==> v15: inputs <==
==> flow/design.v (excerpt) <==
module adpll_ctr
   (
    input                     rst,
    input                     clk,
    input                     valid,
    input [5-1:0] address,
    input [26-1:0] wdata,
    input                     wstrb,
    output [1:0]              rdata,
    output reg                ready,
    input                     data_mod,  
    output                    dco_pd,
    output reg [1:0]          dco_osc_gain,
    output [4:0]              dco_c_l_rall,
    output [4:0]              dco_c_l_row,
    output [4:0]              dco_c_l_col,
    output [15:0]             dco_c_m_rall,
    output [15:0]             dco_c_m_row,
    output [15:0]             dco_c_m_col,
    output [15:0]             dco_c_s_rall,
    output [15:0]             dco_c_s_row,
    output [15:0]             dco_c_s_col,
    output                    tdc_pd,
    output                    tdc_pd_inj,
    output reg [2:0]          tdc_ctr_freq,
    input [6:0]               tdc_ripple_count,
    input [15:0]              tdc_phase
    );
==> flow/config.mk <==
export PLATFORM = sky130hd
export DESIGN_NAME = adpll_ctr
export DESIGN_NICKNAME = adpll_ctr
export VERILOG_FILES = /design/flow/design.v
export SDC_FILE = /design/flow/constraint.sdc
export NUM_CORES = 4
export LEC_CHECK = 0
export ABC_AREA = 1
export CAP_MARGIN = 20
export CORE_MARGIN = 2
export CORE_UTILIZATION = 72
export CTS_CLUSTER_DIAMETER = 374
export CTS_CLUSTER_SIZE = 97
export PLACE_DENSITY = 0.43
export SLEW_MARGIN = 20
export TNS_END_PERCENT = 10
==> flow/constraint.sdc <==
create_clock -name core_clock -period 24.1 [get_ports {clk}]
set_input_delay 4.8200 -clock core_clock [delete_from_list [all_inputs] [get_ports {clk}]]
set_output_delay 4.8200 -clock core_clock [all_outputs]
set_load 0.01 [all_outputs]
run.sh (not shown) runs the stock make flow with config.mk's settings and CLKGATE_MAP_FILE=.
==> v32: changes against v15 <==
--- a/flow/config.mk
+++ b/flow/config.mk
@@ -8,9 +8,8 @@
 export ABC_AREA = 1
 export CAP_MARGIN = 20
 export CORE_MARGIN = 2
-export CORE_UTILIZATION = 72
-export CTS_CLUSTER_DIAMETER = 374
-export CTS_CLUSTER_SIZE = 97
-export PLACE_DENSITY = 0.43
+export CORE_UTILIZATION = 58
+export CTS_CLUSTER_DIAMETER = 323
+export PLACE_DENSITY = 0.6
 export SLEW_MARGIN = 20
-export TNS_END_PERCENT = 10
+export TNS_END_PERCENT = 5
==> flow/constraint.sdc (replaced) <==
create_clock -name core_clock -period 25.4 [get_ports {clk}]
set_input_delay 5.0800 -clock core_clock [delete_from_list [all_inputs] [get_ports {clk}]]
set_output_delay 5.0800 -clock core_clock [all_outputs]
set_load 0.01 [all_outputs]
==> results <==
Outcome: v15 stopped before the end; v32 failed layout checks
Last stage reached: v15 global routing; v32 -
Violated checks: v15 -; v32 negative setup slack
Avg Synthesized Cell Area: v15 6.76 µm²; v32 6.76 µm²
H-tree level count: v15 1; v32 2
Cts repair resizes: v15 144; v32 335
Post-CTS setup repair buffer count: v15 22; v32 69
Clock buffer count from CTS: v15 8; v32 57
Detail Placement HPWL: v15 115000 µm; v32 112000 µm
Seq cells post-synth: v15 482; v32 482
Post-synth seq share: v15 0.285; v32 0.285
Die Ht: v15 247 µm; v32 275 µm
Num rows: v15 89; v32 99
Die Footprint: v15 61100 µm²; v32 75600 µm²
GPL Wtd Cong: v15 1.06; v32 1.01
Dominant synthesized flop cell: v15 dfrtp_1; v32 dfrtp_1
Cell accounting for the most synthesized area: v15 dfrtp_1; v32 dfrtp_1
Netlist Area Pre-Place: v15 42600 µm²; v32 42600 µm²
Core region area: v15 58800 µm²; v32 72800 µm²
Post-detailed-placement cell area: v15 52000 µm²; v32 52500 µm²
Cell count after synthesis: v15 6307; v32 6307
CTS Hold Buffers Added: v15 0; v32 0
Placed instance count: v15 7975; v32 8186
Floorplan core density: v15 0.725; v32 0.585
Die outline width: v15 247 µm; v32 275 µm
Pre-CTS setup slack: v15 -5.18 ns; v32 -4.41 ns


==> inputs of branch lagoon <==
Starting RTL as in the previous note.
Design adpll_ctr, start of the top module:
module adpll_ctr
   (
    input                     rst,
    input                     clk,
    input                     valid,
    input [5-1:0] address,
    input [26-1:0] wdata,
    input                     wstrb,
    output [1:0]              rdata,
    output reg                ready,
    input                     data_mod,  
    output                    dco_pd,
    output reg [1:0]          dco_osc_gain,
    output [4:0]              dco_c_l_rall,
    output [4:0]              dco_c_l_row,
    output [4:0]              dco_c_l_col,
    output [15:0]             dco_c_m_rall,
    output [15:0]             dco_c_m_row,
    output [15:0]             dco_c_m_col,
    output [15:0]             dco_c_s_rall,
    output [15:0]             dco_c_s_row,
    output [15:0]             dco_c_s_col,
    output                    tdc_pd,
    output                    tdc_pd_inj,
    output reg [2:0]          tdc_ctr_freq,
    input [6:0]               tdc_ripple_count,
    input [15:0]              tdc_phase
    );
   always @(posedge clk, posedge rst) begin
     if (rst)
       ready <= 1'b0;
     else
       ready <= valid;
   end
   reg                        rst_soft;
   reg [26-1:0]            FCW;
   reg [1:0]                  adpll_mode;
   reg                        en;
   reg [3:0]                  alpha_l;
   reg [3:0]                  alpha_m;
   reg [3:0]                  alpha_s_rx;
   reg [3:0]                  alpha_s_tx;
   reg [3:0]                  beta;
   reg [2:0]                  lambda_rx;
   reg [2:0]                  lambda_tx;
   reg [1:0]                  iir_n_rx;
   reg [1:0]                  iir_n_tx;
   reg [4:0]                  FCW_mod;
   reg signed [4:0]           dco_c_l_word_test;
   reg signed [7:0]           dco_c_m_word_test;
   reg signed [7:0]           dco_c_s_word_test;
   reg                        dco_pd_test;
   reg                        tdc_pd_test;
   reg                        tdc_pd_inj_test;
   wire                       rst_int;
   assign rst_int = rst | rst_soft;
  ...
export LEC_CHECK = 0
export ABC_AREA = 1
export CAP_MARGIN = 20
export CELL_PAD_IN_SITES_GLOBAL_PLACEMENT = 1
export CORE_ASPECT_RATIO = 0.85
export CORE_MARGIN = 3
export CORE_UTILIZATION = 41
export CTS_CLUSTER_DIAMETER = 322
export MAX_ROUTING_LAYER = met5
export PLACE_DENSITY = 0.54
export SETUP_SLACK_MARGIN = 0.12
export SLEW_MARGIN = 20
export TNS_END_PERCENT = 30
create_clock -name core_clock -period 70.7 [get_ports {clk}]
==> branch cedar: changes against branch lagoon <==
==> flow/config.mk (replaced) <==
export PLATFORM = sky130hd
export DESIGN_NAME = adpll_ctr
export DESIGN_NICKNAME = adpll_ctr
export VERILOG_FILES = /design/flow/design.v
export SDC_FILE = /design/flow/constraint.sdc
export NUM_CORES = 4
export LEC_CHECK = 0
export CAP_MARGIN = 20
export CORE_MARGIN = 2
export CORE_UTILIZATION = 68
export MAX_ROUTING_LAYER = met4
export PLACE_DENSITY = 0.6
export SETUP_SLACK_MARGIN = 5.0
export SLEW_MARGIN = 20
==> flow/constraint.sdc (replaced) <==
create_clock -name core_clock -period 40.0 [get_ports {clk}]
set_input_delay 8.0000 -clock core_clock [delete_from_list [all_inputs] [get_ports {clk}]]
set_output_delay 8.0000 -clock core_clock [all_outputs]
set_load 0.01 [all_outputs]
==> branch pepper: changes against branch lagoon <==
==> flow/config.mk (replaced) <==
export PLATFORM = sky130hd
export DESIGN_NAME = adpll_ctr
export DESIGN_NICKNAME = adpll_ctr
export VERILOG_FILES = /design/flow/design.v
export SDC_FILE = /design/flow/constraint.sdc
export NUM_CORES = 4
export LEC_CHECK = 0
export CAP_MARGIN = 20
export CORE_MARGIN = 2
export CORE_UTILIZATION = 40
export PLACE_DENSITY = 0.6
export SLEW_MARGIN = 20
==> flow/constraint.sdc (replaced) <==
create_clock -name core_clock -period 39.3 [get_ports {clk}]
set_input_delay 7.8600 -clock core_clock [delete_from_list [all_inputs] [get_ports {clk}]]
set_output_delay 7.8600 -clock core_clock [all_outputs]
set_load 0.01 [all_outputs]
==> summary of the runs <==
The highest critical path depth belongs to branch lagoon, the lowest to branch cedar. In branch pepper the global-route usage is lower than in branch cedar, by 22 points. Between branch cedar and branch pepper, the lower hold slack is in branch pepper (gap 0.0026 ns). Core utilization, lowest first: branch pepper, branch lagoon, branch cedar. The lowest cell area belongs to branch lagoon, the highest to branch cedar. In branch pepper the clock skew is higher than in branch cedar, by 0.025 ns. Area after synthesis: branch lagoon is smaller than branch pepper (7.1%). Routed wire length: branch lagoon is smaller than branch cedar (19%).
==> figures <==
| metric | branch cedar | branch pepper | branch lagoon |
|---|---|---|---|
| Layout clock area frac | 0.03440 | 0.04087 | 0.04341 |
| Netlist area before placement | 0.04584 mm² | 0.04584 mm² | 0.04261 mm² |
| Worst slack at placement | -0.8358 ns | -0.3371 ns | 20.38 ns |
| Sequential share of the synthesized area | 0.2648 | 0.2648 | 0.2849 |
| Run status | timing/DRC/antenna clean | timing/DRC/antenna clean | timing/DRC/antenna clean |
| Fin area | 0.05575 mm² | 0.05201 mm² | 0.04759 mm² |
| Number of cell instances on the worst register-to-register path | 126 | 126 | 159 |
| CP dominant cell by count | sky130_fd_sc_hd__buf_4 | sky130_fd_sc_hd__a21o_1 | sky130_fd_sc_hd__nand2_1 |
| Worst skew pair latency | 0.69 ns | 0.72 ns | 0.70 ns |
| Area share of xor/xnor cells in the synthesized design | 0.04410 | 0.04410 | 0.03738 |
| Initial DRC Count | 8,092 | 3,701 | 3,050 |
| Total number of nets in the final design | 6,325 | 6,100 | 6,717 |
| Top Metal Used | met4 | met4 | met5 |
| Post-synthesis simple-gate area fraction | 0.1813 | 0.1813 | 0.2635 |
| Grt met2 use | 0.7179 | 0.4279 | 0.4077 |
| Compound Share, Synth | 0.2420 | 0.2420 | 0.1820 |
| Buffers inserted by post-CTS timing repair | 188 | 0 | 0 |


==> build 40: inputs <==
Starting RTL as in the previous note.
clock: 21.8 ns
lec_check: 0
abc_area: 1
cap_margin: 20
core_aspect_ratio: 0.9
core_margin: 2
core_utilization: 58
cts_cluster_diameter: 323
place_density: 0.6
slew_margin: 20
tns_end_percent: 5
==> inputs of build 92, as changes to build 40 <==
- ABC_AREA: 1 -> not set
- CORE_ASPECT_RATIO: 0.9 -> not set
- CORE_UTILIZATION: 58 -> 65
- CTS_CLUSTER_DIAMETER: 323 -> not set
- MAX_ROUTING_LAYER: not set -> met4
- PLACE_DENSITY: 0.6 -> not set
==> flow/constraint.sdc (replaced) <==
create_clock -name core_clock -period 32.3 [get_ports {clk}]
set_input_delay 6.4600 -clock core_clock [delete_from_list [all_inputs] [get_ports {clk}]]
set_output_delay 6.4600 -clock core_clock [all_outputs]
set_load 0.01 [all_outputs]
==> comparison table <==
quantity	build 92	build 40
Max Clock Skew	29.9 ps	32.8 ps
Proportion of synthesized area in mux cells	10.8%	2.65%
Slack of the critical path	-675 ps	-5250 ps
Number of violations reported at the end of detailed-routing iteration 0	7510	5291
Run status	finished with violations	finished with violations
Violated checks	negative setup slack	negative setup slack
Hold crit path type	reg -> async	reg -> reg
Xor and xnor fraction of the mapped netlist area	4.41%	3.74%
Top-area cell type share of the netlist area	22.9%	24.7%
Floorplan core area	69900 sq um	72900 sq um
Number of clock buffers in the layout	85	77
Biggest cell delay along the critical path	520 ps	560 ps
Wire length of the first global-routing pass	274000 microns	244000 microns
